== run A ==
## hdmi
module hdmi
#(parameter FREQ=25200000, FS=48000, CTS=25200, N=6144)
 (
   input        I_CLK_PIXEL,
   input        I_RESET,      
   input [7:0]  I_R,
   input [7:0]  I_G,
   input [7:0]  I_B,
   input        I_BLANK,
   input        I_HSYNC,
   input        I_VSYNC,
   input        I_ASPECT_169,
   input        I_AUDIO_ENABLE,
   input [15:0] I_AUDIO_PCM_L,
   input [15:0] I_AUDIO_PCM_R,
   output [9:0] O_RED,    
   output [9:0] O_GREEN,  
   output [9:0] O_BLUE    
);
Size in the first run: ~4600 cells after synthesis, roughly 1200 flip-flops, ~93 I/O pins, roughly 0.043 mm² of cells after synthesis.
export LEC_CHECK = 0
export CAP_MARGIN = 25
export CORE_MARGIN = 2
export CORE_UTILIZATION = 62
export CTS_CLUSTER_SIZE = 55
export GPL_ROUTABILITY_DRIVEN = 1
export MAX_ROUTING_LAYER = met4
export PLACE_DENSITY_LB_ADDON = 0.25
export SETUP_SLACK_MARGIN = 0.35
export SLEW_MARGIN = 20
create_clock -name core_clock -period 12.8 [get_ports {I_CLK_PIXEL}]
run.sh (not shown) runs the stock make flow with config.mk's settings and CLKGATE_MAP_FILE=.
Changes in run B relative to run A:
diff --git a/flow/config.mk b/flow/config.mk
--- a/flow/config.mk
+++ b/flow/config.mk
@@ -8 +8 @@
-export CAP_MARGIN = 25
+export CAP_MARGIN = 10
@@ -10,3 +10,2 @@
-export CORE_UTILIZATION = 62
-export CTS_CLUSTER_SIZE = 55
-export GPL_ROUTABILITY_DRIVEN = 1
+export CORE_UTILIZATION = 68
+export CTS_CLUSTER_SIZE = 35
@@ -14,2 +12,0 @@
-export PLACE_DENSITY_LB_ADDON = 0.25
-export SETUP_SLACK_MARGIN = 0.35
==> flow/constraint.sdc <==
create_clock -name core_clock -period 8.1 [get_ports {I_CLK_PIXEL}]
set_input_delay 1.6200 -clock core_clock [delete_from_list [all_inputs] [get_ports {I_CLK_PIXEL}]]
set_output_delay 1.6200 -clock core_clock [all_outputs]
set_load 0.01 [all_outputs]
==> comparison <==
- Number of buffers outside the clock class in the layout in run B vs run A: up 18
- Run B vs run A: via count up slightly
- STATUS total power: run B loses against run A
- Diff run B..run A | layout overhead on the synthesized area | negligible
- Lower total detailed-routing wirelength was reported by run A, not run B.
- When the final numbers for run B and run A were put side by side, the met3 wirelength from detailed routing turned out to be smaller in run A.
- Measured against each other, run B and run A differ in number of gates resized after CTS, the lower figure coming from run A.
> inputs changed (run B -> run C)
diff --git a/flow/config.mk b/flow/config.mk
--- a/flow/config.mk
+++ b/flow/config.mk
@@ -8 +8,2 @@
-export CAP_MARGIN = 10
+export ABC_AREA = 1
+export CAP_MARGIN = 20
@@ -10,3 +11,4 @@
-export CORE_UTILIZATION = 68
-export CTS_CLUSTER_SIZE = 35
-export MAX_ROUTING_LAYER = met4
+export CORE_UTILIZATION = 40
+export CTS_CLUSTER_DIAMETER = 229
+export MAX_ROUTING_LAYER = met5
+export MIN_ROUTING_LAYER = met2
==> flow/constraint.sdc <==
create_clock -name core_clock -period 10.0 [get_ports {I_CLK_PIXEL}]
set_input_delay 2.0000 -clock core_clock [delete_from_list [all_inputs] [get_ports {I_CLK_PIXEL}]]
set_output_delay 2.0000 -clock core_clock [all_outputs]
set_load 0.01 [all_outputs]
## What came out
Run C: complete, dirty (design-rule violations). Overall via count from detail_route | run C above run B. Min layout overhead on the synthesized area across run C and run B: run B. Side by side, critical path depth turned out higher in run C than in run B. Re final setup skew: run B was lower than run C. Of the two values seen for highest metal layer used by the detailed router, met4 was produced by run B and met5 by run C. | shortest period the worst path allows | higher: run C |. Compared with run B, run C degrades fmax. Summary — met2 routing resource usage after global routing, run C relative to run B: lower, by 14 points.
The inputs of run D differ from those of run C as listed below.
diff --git a/flow/config.mk b/flow/config.mk
--- a/flow/config.mk
+++ b/flow/config.mk
@@ -8 +7,0 @@
-export ABC_AREA = 1
@@ -11,4 +10 @@
-export CORE_UTILIZATION = 40
-export CTS_CLUSTER_DIAMETER = 229
-export MAX_ROUTING_LAYER = met5
-export MIN_ROUTING_LAYER = met2
+export CORE_UTILIZATION = 21
==> flow/constraint.sdc <==
create_clock -name core_clock -period 10.9 [get_ports {I_CLK_PIXEL}]
set_input_delay 2.1800 -clock core_clock [delete_from_list [all_inputs] [get_ports {I_CLK_PIXEL}]]
set_output_delay 2.1800 -clock core_clock [all_outputs]
set_load 0.01 [all_outputs]
- Run D completed end to end with timing, DRC and antenna clean.
- Comparing run C and run D, the lower number of cells in Yosys stat was measured on run D.
- Comparing run C and run D, the lower number of cells in the finished layout apart from fillers was measured on run C.
- [run D vs run C] net switching power figure: higher in run D
- Run D vs run C — power density relative to cell area dropped slightly
- Number of antenna violations at the first check in global routing, run C and run D: smaller value in run C
- Taking run C as the reference point, the relative area of clock buffers and inverters in the final design of run D falls by 0.26 points.
- Summary: with run C as the reference, placed cell count in run D moved up by more than 10%.
- Looking at total power, run D sits 150 µW above run C.
- Clock latency of the later-clocked register in the worst-skew pair: run D > run C
- Any difference in layout buffering overhead excluding clock cells between run C and run D is small enough to ignore.
- Wire length of the first global-routing pass (run D over run C): increase, 2.4%

---

## job 2298
hdmi again, from the RTL that the note above started with.
Settings: LEC_CHECK=0, CAP_MARGIN=10, CORE_MARGIN=2, CORE_UTILIZATION=72, CTS_CLUSTER_DIAMETER=29, CTS_CLUSTER_SIZE=35, HOLD_SLACK_MARGIN=-0.06, MAX_ROUTING_LAYER=met4, PLACE_DENSITY=0.64, SETUP_SLACK_MARGIN=1.55, SLEW_MARGIN=20; clock period 6.75 ns.
From the logs: job 2298 reached the end of the flow and failed the layout checks with capacitance limit, slew limit, setup timing.
The inputs of job 446 differ from those of job 2298 as listed below.
# job 2298
export LEC_CHECK = 0
export CAP_MARGIN = 10
export CORE_MARGIN = 2
export CORE_UTILIZATION = 72
export CTS_CLUSTER_DIAMETER = 29
export CTS_CLUSTER_SIZE = 35
export HOLD_SLACK_MARGIN = -0.06
export MAX_ROUTING_LAYER = met4
export PLACE_DENSITY = 0.64
export SETUP_SLACK_MARGIN = 1.55
export SLEW_MARGIN = 20
create_clock -name core_clock -period 6.75 [get_ports {I_CLK_PIXEL}]
# job 446
export LEC_CHECK = 0
export ABC_AREA = 1
export CAP_MARGIN = 5
export CORE_MARGIN = 2
export CORE_UTILIZATION = 72
export CTS_CLUSTER_SIZE = 94
export PLACE_DENSITY = 0.43
export SLEW_MARGIN = 20
export TNS_END_PERCENT = 20
create_clock -name core_clock -period 4.92 [get_ports {I_CLK_PIXEL}]
--- outcome ---
Of job 2298 and job 446, the run reporting the lower first-iteration DRC count was job 446. Job 446 and job 2298 ended up with roughly the same area inside the core boundary. Diff job 2298 -> job 446: number of hold buffers added after cts did not really move, critical path depth went up, internal power went up, worst stage delay on the critical path went down, post-layout worst setup margin went down. Diff job 2298 -> job 446: synthesized cell count rose 295; worst slack after detailed placement fell 1.33 ns. [flow] job 446 | stages: complete | final checks: fail | reason: setup timing.
diff inputs: job 446 => job 8264
# job 446
export LEC_CHECK = 0
export ABC_AREA = 1
export CAP_MARGIN = 5
export CORE_MARGIN = 2
export CORE_UTILIZATION = 72
export CTS_CLUSTER_SIZE = 94
export PLACE_DENSITY = 0.43
export SLEW_MARGIN = 20
export TNS_END_PERCENT = 20
create_clock -name core_clock -period 4.92 [get_ports {I_CLK_PIXEL}]
# job 8264
export LEC_CHECK = 0
export ABC_AREA = 1
export CAP_MARGIN = 5
export CORE_MARGIN = 2
export CORE_UTILIZATION = 70
export CTS_CLUSTER_SIZE = 27
export HOLD_SLACK_MARGIN = 0.29
export SETUP_SLACK_MARGIN = 1.27
export SLEW_MARGIN = 40
create_clock -name core_clock -period 5.0 [get_ports {I_CLK_PIXEL}]
==> comparison <==
- For job 8264, the cell type of the slowest stage on the worst timing path was sky130_fd_sc_hd__fa_1, unlike job 446, where it was sky130_fd_sc_hd__fa_2.
- Nothing crashed in job 8264 and all stages finished; the problem is that the final layout failed, the offending checks being setup timing.
- Job 446 → job 8264: layout overhead on the synthesized area has increased; final clock skew closely matched the old numbers; combinational share of power went up; non-clock buffer count grew by 12.
- Delta (job 8264 minus job 446): clock network power share -0.2 points; non-filler instance count after layout climbed 37; total power went up.
- Post-cts sizing count, job 446 and job 8264, higher one = job 446.
For job 9801, these inputs were changed with respect to job 8264:
# job 8264
export LEC_CHECK = 0
export ABC_AREA = 1
export CAP_MARGIN = 5
export CORE_MARGIN = 2
export CORE_UTILIZATION = 70
export CTS_CLUSTER_SIZE = 27
export HOLD_SLACK_MARGIN = 0.29
export SETUP_SLACK_MARGIN = 1.27
export SLEW_MARGIN = 40
create_clock -name core_clock -period 5.0 [get_ports {I_CLK_PIXEL}]
# job 9801
export LEC_CHECK = 0
export ABC_AREA = 1
export CAP_MARGIN = 20
export CORE_MARGIN = 2
export CORE_UTILIZATION = 25
export CTS_CLUSTER_DIAMETER = 229
export HOLD_SLACK_MARGIN = 0.29
export MAX_ROUTING_LAYER = met5
export MIN_ROUTING_LAYER = met2
export SLEW_MARGIN = 20
create_clock -name core_clock -period 10.0 [get_ports {I_CLK_PIXEL}]
Notes after the runs:
- Job 9801 went all the way through synthesis, placement and routing and the layout is clean on timing, DRC and antenna.
- Per the comparison of job 9801 with job 8264, worst setup margin grew by 3.47 ns; area growth from synthesis to final layout shrank by 0.77 points; worst path buffer plus inverter count shrank by 3.
- Re share of total power in the clock network: job 9801 is 7.3 points up on job 8264.
- Job 9801 ends up with a number of antenna repair diodes that is 3 higher than in job 8264.
- Going from job 8264 to job 9801, yosys stat chip area held steady, post-route standard cell area excluding fillers dropped 330 um2, total of plain and repair buffers excluding clock buffers decreased by 209 relative to the old numbers.
- In job 9801, post-route clock period utilization is lower than in job 8264.
- Going from job 8264 to job 9801, routed wire length grew slightly.
Setup changes, job 9801 to job 8830
# job 9801
export LEC_CHECK = 0
export ABC_AREA = 1
export CAP_MARGIN = 20
export CORE_MARGIN = 2
export CORE_UTILIZATION = 25
export CTS_CLUSTER_DIAMETER = 229
export HOLD_SLACK_MARGIN = 0.29
export MAX_ROUTING_LAYER = met5
export MIN_ROUTING_LAYER = met2
export SLEW_MARGIN = 20
create_clock -name core_clock -period 10.0 [get_ports {I_CLK_PIXEL}]
# job 8830
export LEC_CHECK = 0
export ABC_AREA = 1
export CAP_MARGIN = 5
export CELL_PAD_IN_SITES_DETAIL_PLACEMENT = 2
export CORE_ASPECT_RATIO = 0.63
export CORE_MARGIN = 5
export CORE_UTILIZATION = 27
export CTS_CLUSTER_SIZE = 95
export GPL_ROUTABILITY_DRIVEN = 0
export SLEW_MARGIN = 40
create_clock -name core_clock -period 10.0 [get_ports {I_CLK_PIXEL}]
### Flow results
Clock share of power delta for job 8830 relative to job 9801: 1.5 points lower. Job 8830 vs. job 9801: maximum frequency went down by 9.9 MHz. Sort job 8830 and job 9801 by detailed-route wire length on metal 1 desc -> top: job 8830. For the total routing usage reported by global routing, job 8830 came in 2.9 points higher than job 9801 did. Pin slew with the least headroom to its limit in job 8830 is 0.31 ns below job 9801.
### job 8830 -> job 2538
# job 8830
export LEC_CHECK = 0
export ABC_AREA = 1
export CAP_MARGIN = 5
export CELL_PAD_IN_SITES_DETAIL_PLACEMENT = 2
export CORE_ASPECT_RATIO = 0.63
export CORE_MARGIN = 5
export CORE_UTILIZATION = 27
export CTS_CLUSTER_SIZE = 95
export GPL_ROUTABILITY_DRIVEN = 0
export SLEW_MARGIN = 40
create_clock -name core_clock -period 10.0 [get_ports {I_CLK_PIXEL}]
# job 2538
export LEC_CHECK = 0
export ABC_AREA = 1
export CAP_MARGIN = 30
export CELL_PAD_IN_SITES_DETAIL_PLACEMENT = 2
export CORE_ASPECT_RATIO = 0.63
export CORE_MARGIN = 5
export CORE_UTILIZATION = 27
export CTS_CLUSTER_SIZE = 95
export GPL_ROUTABILITY_DRIVEN = 0
export HOLD_SLACK_MARGIN = -0.07
export PLACE_DENSITY_LB_ADDON = 0.28
export SLEW_MARGIN = 40
create_clock -name core_clock -period 10.0 [get_ports {I_CLK_PIXEL}]
[summary]
- Job 2538: all stages complete, timing, DRC and antenna checks passed
- The non-clock buffer count in job 2538 was higher than what job 8830 gave.
- Job 2538 against job 8830: critical path depth now sits lower, final cycle utilization of the critical path now sits lower, minimum period implied by the final worst setup slack now sits lower, number of multi-input logic gates now sits at about the same level.
Power and IR drop assume default switching activity.
